== v8 ==
==> flow/design.v (excerpt) <==
module miniRV (
    input   wire                clk,
    input   wire                rst,
    input   wire[31:0]      inst_i,
    input   wire[31:0]      mem_rdata_i,
    output  wire[13:0]   inst_addr_o,
    output  wire[15:0]          mem_addr_o,
    output  wire                mem_wen_o,
    output  wire[31:0]      mem_wdata_o,
    output          debug_wb_have_inst,    
    output [31:0]   debug_wb_pc,           
    output          debug_wb_ena,          
    output [4:0]    debug_wb_reg,          
    output [31:0]   debug_wb_value         
);
clock: 5.28 ns
lec_check: 0
abc_area: 0
cap_margin: 30
core_aspect_ratio: 1.69
core_margin: 2
core_utilization: 23
place_density_lb_addon: 0.17
slew_margin: 25
run.sh (not shown) runs the stock make flow with config.mk's settings and CLKGATE_MAP_FILE=.
STATUS run=v8 STAGES=ALL_DONE FINAL_CHECKS=FAILED CAUSE=negative setup slack
Relative to v8, the following input files were edited for v15:
- removing PLACE_DENSITY_LB_ADDON (formerly 0.17)
- changing CORE_UTILIZATION from 23 to 57
- removing ABC_AREA (formerly 0)
- removing CORE_ASPECT_RATIO (formerly 1.69)
- changing SLEW_MARGIN from 25 to 20
- setting TNS_END_PERCENT to 5 for the first time
- setting CTS_CLUSTER_SIZE to 24 for the first time
- changing CAP_MARGIN from 30 to 20
- changing the clock period (ns, I/O delays scaled along) from 5.28 to 5.03
==> comparison <==
- Of v15 and v8, it is v15 that has the higher period utilization.
- What v15 reported for post-place instance area has to be multiplied by 1.06 to get the figure for v8.
- Compared v15 against v8; switching share of total power within noise.
- Diff v15..v8 | clock sink total | unchanged
- v8 finished all stages; however, its layout fails the closing checks, the failures being negative setup slack.
- v15: flow complete, layout not clean; failing: negative setup slack
- Looking at die area, v15 sits 59% below v8.
Edits applied to the flow inputs when going from v15 to v3:
- swapping 57 for 38 in CORE_UTILIZATION
- putting CELL_PAD_IN_SITES_DETAIL_PLACEMENT at 1 where nothing was set
- clearing TNS_END_PERCENT, which used to be 5
- swapping 2 for 5 in CORE_MARGIN
- clearing CTS_CLUSTER_SIZE, which used to be 24
- putting ABC_AREA at 1 where nothing was set
- putting CELL_PAD_IN_SITES_GLOBAL_PLACEMENT at 3 where nothing was set
==> comparison <==
Growth of design area from synthesis to finish: v3 vs v15 up 6.3 points. Summary — worst hold slack after final layout, v3 relative to v15: lower, by 0.0095 ns. A timing startpoint of the critical path of u_id_ex.op1_o[4]$_DFF_PP0_ is what v15 shows, while u_id_ex.op2_o[0]$_DFF_PP0_ belongs to v3. Final checks on v3, whose flow otherwise completed, came back failing, citing negative setup slack. v3 against v15; number of well taps is up by more than half. Compared with v15, in v3 total wire length after detailed routing climbed 31%, proportion of cell area occupied by registers lost 3.4 points.
Input changes introduced in v52 (baseline for comparison: v3):
- swapping 5 for 2 in CORE_MARGIN
- clearing ABC_AREA, which used to be 1
- clearing CELL_PAD_IN_SITES_GLOBAL_PLACEMENT, which used to be 3
- swapping 38 for 40 in CORE_UTILIZATION
- clearing CELL_PAD_IN_SITES_DETAIL_PLACEMENT, which used to be 1
- swapping 5.03 for 9.5 in the clock period (ns, I/O delays scaled along)
Results
v52: done, clean on timing, DRC and antenna. Changes observed in v52 relative to v3: global-route usage moved down; routed length per placed instance moved up; share of the cycle needed by the critical path after routing moved down; vertical die dimension moved down. v52 against v3: final instance area shows a reduction of 16%, maximum frequency went down by 58 MHz.

miniRV again, from the RTL that the note above started with.
## miniRV
module miniRV (
    input   wire                clk,
    input   wire                rst,
    input   wire[31:0]      inst_i,
    input   wire[31:0]      mem_rdata_i,
    output  wire[13:0]   inst_addr_o,
    output  wire[15:0]          mem_addr_o,
    output  wire                mem_wen_o,
    output  wire[31:0]      mem_wdata_o,
    output          debug_wb_have_inst,    
    output [31:0]   debug_wb_pc,           
    output          debug_wb_ena,          
    output [4:0]    debug_wb_reg,          
    output [31:0]   debug_wb_value         
);
wire                pc_sel_i;
wire                id_pc_sel_o;
wire[15:0]          pc_br_addr_i;
wire[15:0]  pc_pc_o;
wire[15:0]  pc_pc4_o;
assign inst_addr_o = pc_pc_o[15:2];
wire[15:0]          ifid_pc_o;
wire[15:0]          ifid_pc4_o;
wire[31:0]      ifid_inst_o;
wire                idex_inst_valid_i;
wire[31:0]      idex_op1_i;
wire[31:0]      idex_op2_i;
wire[1:0]           idex_alu_sel_i;
wire[3:0]           idex_alu_op_i;
wire                idex_reg_wen_i;
wire[4:0]   idex_reg_waddr_i;
wire[1:0]           idex_wb_sel_i;
wire                idex_mem_wen_i;
wire[31:0]      idex_mem_wdata_i;
wire[31:0]      idex_op1_o;
wire[31:0]      idex_op2_o;
wire[1:0]           idex_alu_sel_o;
wire[3:0]           idex_alu_op_o;
wire                idex_reg_wen_o;
wire[4:0]   idex_reg_waddr_o;
wire[1:0]           idex_wb_sel_o;
wire[15:0]  idex_pc_o;
wire[15:0]  idex_pc4_o;
wire                idex_mem_wen_o;
wire[31:0]      idex_mem_wdata_o;
wire[31:0]      ex_data_forward_o;
wire                exmem_inst_valid_i;
wire                exmem_mem_wen_i;
wire[31:0]      exmem_mem_wdata_i;
  ...
Settings: LEC_CHECK=0, ABC_AREA=1, CAP_MARGIN=20, CELL_PAD_IN_SITES_DETAIL_PLACEMENT=1, CELL_PAD_IN_SITES_GLOBAL_PLACEMENT=1, CORE_MARGIN=5, CORE_UTILIZATION=38, HOLD_SLACK_MARGIN=-0.04, MAX_ROUTING_LAYER=met4, PLACE_DENSITY=0.45, SLEW_MARGIN=10, TNS_END_PERCENT=65; clock period 5.03 ns.
The starting point finished but fails on negative setup slack.
Then changed:
ABC_AREA = not set   (was 1)
CELL_PAD_IN_SITES_DETAIL_PLACEMENT = not set   (was 1)
CELL_PAD_IN_SITES_GLOBAL_PLACEMENT = not set   (was 1)
CORE_MARGIN = 2   (was 5)
CORE_UTILIZATION = 36   (was 38)
HOLD_SLACK_MARGIN = not set   (was -0.04)
MAX_ROUTING_LAYER = not set   (was met4)
PLACE_DENSITY = not set   (was 0.45)
SLEW_MARGIN = 20   (was 10)
TNS_END_PERCENT = not set   (was 65)
clock period = 8.95 ns   (was 5.03 ns; I/O delays follow)
Outcome: The new run passed the timing, DRC and antenna checks; sequential cell count is unchanged; combinational power is lower by 78%; non-clock buffer count drops by 1562; global-route usage shrinks by 13 points; power fell by 52%; critical path depth went up by 8; maximum frequency shrinks by 34%.

miniRV again, from the RTL that the note above started with.
==> flow/config.mk <==
export PLATFORM = sky130hd
export DESIGN_NAME = miniRV
export DESIGN_NICKNAME = miniRV
export VERILOG_FILES = /design/flow/design.v
export SDC_FILE = /design/flow/constraint.sdc
export NUM_CORES = 4
export LEC_CHECK = 0
export CAP_MARGIN = 20
export CELL_PAD_IN_SITES_GLOBAL_PLACEMENT = 3
export CORE_MARGIN = 4
export CORE_UTILIZATION = 40
export CTS_CLUSTER_DIAMETER = 82
export GPL_ROUTABILITY_DRIVEN = 0
export HOLD_SLACK_MARGIN = 0.13
export SLEW_MARGIN = 20
==> flow/constraint.sdc <==
create_clock -name core_clock -period 9.5 [get_ports {clk}]
set_input_delay 1.9000 -clock core_clock [delete_from_list [all_inputs] [get_ports {clk}]]
set_output_delay 1.9000 -clock core_clock [all_outputs]
set_load 0.01 [all_outputs]
The starting point completed with no timing, DRC or antenna violations.
Edit:
CELL_PAD_IN_SITES_GLOBAL_PLACEMENT = unset   (was 3)
CORE_MARGIN = 2   (was 4)
CORE_UTILIZATION = 66   (was 40)
CTS_CLUSTER_DIAMETER = unset   (was 82)
CTS_CLUSTER_SIZE = 15   (was unset)
GPL_ROUTABILITY_DRIVEN = unset   (was 0)
HOLD_SLACK_MARGIN = unset   (was 0.13)
clock period = 7.01 ns   (was 9.5 ns; I/O delays follow)
What happened: The changed run aborted during global routing (5_1_grt), error GRT-0232; area after synthesis is unchanged; synthesized cell count stays the same; die area is lower by well over a third.
Edit:
CORE_UTILIZATION = 40   (was 66)
CTS_CLUSTER_SIZE = unset   (was 15)
clock period = 12.2 ns   (was 7.01 ns; I/O delays follow)
=> Now the flow finished clean. Synthesized cell count is unchanged. Die area rises by well over a third. Area after synthesis stays the same.
Edit:
ABC_AREA = 1   (was unset)
CORE_UTILIZATION = 57   (was 40)
SETUP_SLACK_MARGIN = 0.51   (was unset)
clock period = 4.97 ns   (was 12.2 ns; I/O delays follow)
Result:
- This time the run completed, yet does not pass: setup timing
- sequential power rose by well over a third
- synthesized area is higher by a few percent
- synthesized cell count climbs by well over a third
- setup slack got worse by 3.2 ns
- cell count rises by well over a third
- power came out higher to 2.9 times its value
- routed wire length rises by a quarter to a third

Starting RTL as in the previous note.
clock: 7.73 ns
lec_check: 0
cap_margin: 30
cell_pad_in_sites_detail_placement: 0
core_aspect_ratio: 0.88
core_margin: 3
core_utilization: 43
cts_cluster_size: 89
gpl_routability_driven: 1
min_routing_layer: met1
slew_margin: 20
tns_end_percent: 80
The baseline completed with no timing, DRC or antenna violations.
Change:
- CAP_MARGIN: 30 -> 20
- CELL_PAD_IN_SITES_DETAIL_PLACEMENT: 0 -> unset
- CORE_ASPECT_RATIO: 0.88 -> unset
- CORE_MARGIN: 3 -> 2
- CORE_UTILIZATION: 43 -> 65
- CTS_CLUSTER_SIZE: 89 -> 55
- GPL_ROUTABILITY_DRIVEN: 1 -> unset
- MIN_ROUTING_LAYER: met1 -> unset
- TNS_END_PERCENT: 80 -> 5
- clock period: 7.73 -> 6.19 ns (I/O delays scaled with it)
Result:
- This time the run never finished: it broke off in global routing (ODB-0269)
- die area is lower by 34%
- synthesized area is unchanged
- synthesized cell count does not change

Setup of TR:
miniRV again, from the RTL that the note above started with.
Settings: LEC_CHECK=0, ABC_AREA=0, CAP_MARGIN=0, CORE_MARGIN=2, CORE_UTILIZATION=70, CTS_CLUSTER_DIAMETER=118, CTS_CLUSTER_SIZE=58, GPL_ROUTABILITY_DRIVEN=1, GPL_TIMING_DRIVEN=1, PLACE_DENSITY=0.65, SETUP_SLACK_MARGIN=-0.47, SLEW_MARGIN=20; clock period 6.87 ns.
TR never completed, since it errored out during global routing.
--- input diff TR..PW ---
==> flow/config.mk <==
export PLATFORM = sky130hd
export DESIGN_NAME = miniRV
export DESIGN_NICKNAME = miniRV
export VERILOG_FILES = /design/flow/design.v
export SDC_FILE = /design/flow/constraint.sdc
export NUM_CORES = 4
export LEC_CHECK = 0
export CAP_MARGIN = 20
export CORE_MARGIN = 2
export CORE_UTILIZATION = 57
export SLEW_MARGIN = 20
==> flow/constraint.sdc <==
create_clock -name core_clock -period 7.28 [get_ports {clk}]
set_input_delay 1.4560 -clock core_clock [delete_from_list [all_inputs] [get_ports {clk}]]
set_output_delay 1.4560 -clock core_clock [all_outputs]
set_load 0.01 [all_outputs]
## What came out
- Post-placement worst setup slack ended up 0.43 ns higher on PW than on TR.
- Changes observed in PW relative to TR: CTS buffer count has increased, number of cells upsized or downsized after cts dropped 25, area of the chip picked up an extra 23%.
- No crash in PW: every stage finished, but the layout fails its final checks due to negative setup slack.

miniRV again, from the RTL that the note above started with.
// miniRV
module miniRV (
    input   wire                clk,
    input   wire                rst,
    input   wire[31:0]      inst_i,
    input   wire[31:0]      mem_rdata_i,
    output  wire[13:0]   inst_addr_o,
    output  wire[15:0]          mem_addr_o,
    output  wire                mem_wen_o,
    output  wire[31:0]      mem_wdata_o,
    output          debug_wb_have_inst,    
    output [31:0]   debug_wb_pc,           
    output          debug_wb_ena,          
    output [4:0]    debug_wb_reg,          
    output [31:0]   debug_wb_value         
);
export LEC_CHECK = 0
export ABC_AREA = 1
export CAP_MARGIN = 25
export CELL_PAD_IN_SITES_DETAIL_PLACEMENT = 2
export CELL_PAD_IN_SITES_GLOBAL_PLACEMENT = 2
export CORE_ASPECT_RATIO = 1.2
export CORE_MARGIN = 8
export CORE_UTILIZATION = 27
export CTS_CLUSTER_DIAMETER = 118
export CTS_CLUSTER_SIZE = 41
export GPL_ROUTABILITY_DRIVEN = 1
export GPL_TIMING_DRIVEN = 0
export HOLD_SLACK_MARGIN = -0.03
export MIN_ROUTING_LAYER = met2
export SLEW_MARGIN = 20
export TNS_END_PERCENT = 70
create_clock -name core_clock -period 5.62 [get_ports {clk}]
The starting point never finished: it broke off in global routing.
Change:
ABC_AREA = default   (was 1)
CAP_MARGIN = 20   (was 25)
CELL_PAD_IN_SITES_DETAIL_PLACEMENT = default   (was 2)
CELL_PAD_IN_SITES_GLOBAL_PLACEMENT = default   (was 2)
CORE_ASPECT_RATIO = default   (was 1.2)
CORE_MARGIN = 2   (was 8)
CORE_UTILIZATION = 72   (was 27)
CTS_CLUSTER_DIAMETER = default   (was 118)
CTS_CLUSTER_SIZE = 44   (was 41)
GPL_ROUTABILITY_DRIVEN = default   (was 1)
GPL_TIMING_DRIVEN = default   (was 0)
HOLD_SLACK_MARGIN = default   (was -0.03)
MIN_ROUTING_LAYER = default   (was met2)
PLACE_DENSITY = 0.66   (was default)
TNS_END_PERCENT = default   (was 70)
clock period = 4.79 ns   (was 5.62 ns; I/O delays follow)
Outcome:
- The new run failed in clock tree synthesis (DPL-0033)
- die size is lower by well over a third
- area after synthesis goes down by a few percent
- synthesized cell count falls by well over a third
Change:
CTS_CLUSTER_SIZE = 35   (was 44)
SETUP_SLACK_MARGIN = 2.01   (was default)
clock period = 7.78 ns   (was 4.79 ns; I/O delays follow)
Effect:
- This time the run ended with an error in global routing, error GRT-0116
- die size does not change
- area after synthesis stays the same
- synthesized cell count is unchanged
Change:
CTS_CLUSTER_SIZE = 37   (was 35)
SETUP_SLACK_MARGIN = 1.72   (was 2.01)
clock period = 6.69 ns   (was 7.78 ns; I/O delays follow)
After rerunning:
- The new run aborted during global routing
- synthesized cell count stays the same
- die area is unchanged
- synthesized area stays the same

Starting RTL as in the previous note.
## miniRV
module miniRV (
    input   wire                clk,
    input   wire                rst,
    input   wire[31:0]      inst_i,
    input   wire[31:0]      mem_rdata_i,
    output  wire[13:0]   inst_addr_o,
    output  wire[15:0]          mem_addr_o,
    output  wire                mem_wen_o,
    output  wire[31:0]      mem_wdata_o,
    output          debug_wb_have_inst,    
    output [31:0]   debug_wb_pc,           
    output          debug_wb_ena,          
    output [4:0]    debug_wb_reg,          
    output [31:0]   debug_wb_value         
);
wire                pc_sel_i;
wire                id_pc_sel_o;
wire[15:0]          pc_br_addr_i;
wire[15:0]  pc_pc_o;
wire[15:0]  pc_pc4_o;
assign inst_addr_o = pc_pc_o[15:2];
wire[15:0]          ifid_pc_o;
wire[15:0]          ifid_pc4_o;
wire[31:0]      ifid_inst_o;
wire                idex_inst_valid_i;
wire[31:0]      idex_op1_i;
wire[31:0]      idex_op2_i;
wire[1:0]           idex_alu_sel_i;
wire[3:0]           idex_alu_op_i;
wire                idex_reg_wen_i;
wire[4:0]   idex_reg_waddr_i;
wire[1:0]           idex_wb_sel_i;
wire                idex_mem_wen_i;
wire[31:0]      idex_mem_wdata_i;
wire[31:0]      idex_op1_o;
wire[31:0]      idex_op2_o;
wire[1:0]           idex_alu_sel_o;
wire[3:0]           idex_alu_op_o;
wire                idex_reg_wen_o;
wire[4:0]   idex_reg_waddr_o;
wire[1:0]           idex_wb_sel_o;
wire[15:0]  idex_pc_o;
wire[15:0]  idex_pc4_o;
wire                idex_mem_wen_o;
wire[31:0]      idex_mem_wdata_o;
wire[31:0]      ex_data_forward_o;
wire                exmem_inst_valid_i;
wire                exmem_mem_wen_i;
wire[31:0]      exmem_mem_wdata_i;
wire                exmem_reg_wen_i;
wire[4:0]   exmem_reg_waddr_i;
wire[31:0]      exmem_alu_result_i;
wire[1:0]           exmem_wb_sel_i;
wire[15:0]          exmem_pc4_i;
wire                exmem_inst_valid_o;
wire                exmem_reg_wen_o;
  ...
make LEC_CHECK=0 CAP_MARGIN=5 CELL_PAD_IN_SITES_GLOBAL_PLACEMENT=2 CORE_MARGIN=10 CORE_UTILIZATION=64 CTS_CLUSTER_DIAMETER=226 GPL_ROUTABILITY_DRIVEN=0 HOLD_SLACK_MARGIN=0.14 MIN_ROUTING_LAYER=met1 SLEW_MARGIN=20 TNS_END_PERCENT=65 finish   # period 14.1 ns
Edit:
CAP_MARGIN = 20   (was 5)
CELL_PAD_IN_SITES_GLOBAL_PLACEMENT = not set   (was 2)
CORE_MARGIN = 2   (was 10)
CORE_UTILIZATION = 58   (was 64)
CTS_CLUSTER_DIAMETER = not set   (was 226)
GPL_ROUTABILITY_DRIVEN = not set   (was 0)
HOLD_SLACK_MARGIN = not set   (was 0.14)
MIN_ROUTING_LAYER = not set   (was met1)
TNS_END_PERCENT = not set   (was 65)
clock period = 6.19 ns   (was 14.1 ns; I/O delays follow)
The changed run completed, yet does not pass: negative setup slack.
First-iteration DRC count falls by 22%.
Total power goes up by 130%.
Area after synthesis does not change.
Wire length decreases by 2.7%.
Final area grows by 10%.
Global-route usage shrinks by 0.74 points.
Register-to-register slack degrades by 5.4 ns.
Worst setup slack got worse by 5.3 ns.
Edit:
CORE_UTILIZATION = 40   (was 58)
SETUP_SLACK_MARGIN = 1.76   (was not set)
clock period = 8.95 ns   (was 6.19 ns; I/O delays follow)
Result: The new run passed the timing, DRC and antenna checks. Fmax falls by 5.3%. Routed wire length rises by 0.70%. Core utilization falls by 24 points. Clock skew rises by 0.0093 ns. Synthesized area does not change. Clock-buffer cell count rises by 14.
No activity file was given, so power comes from the tool's default toggle rates.
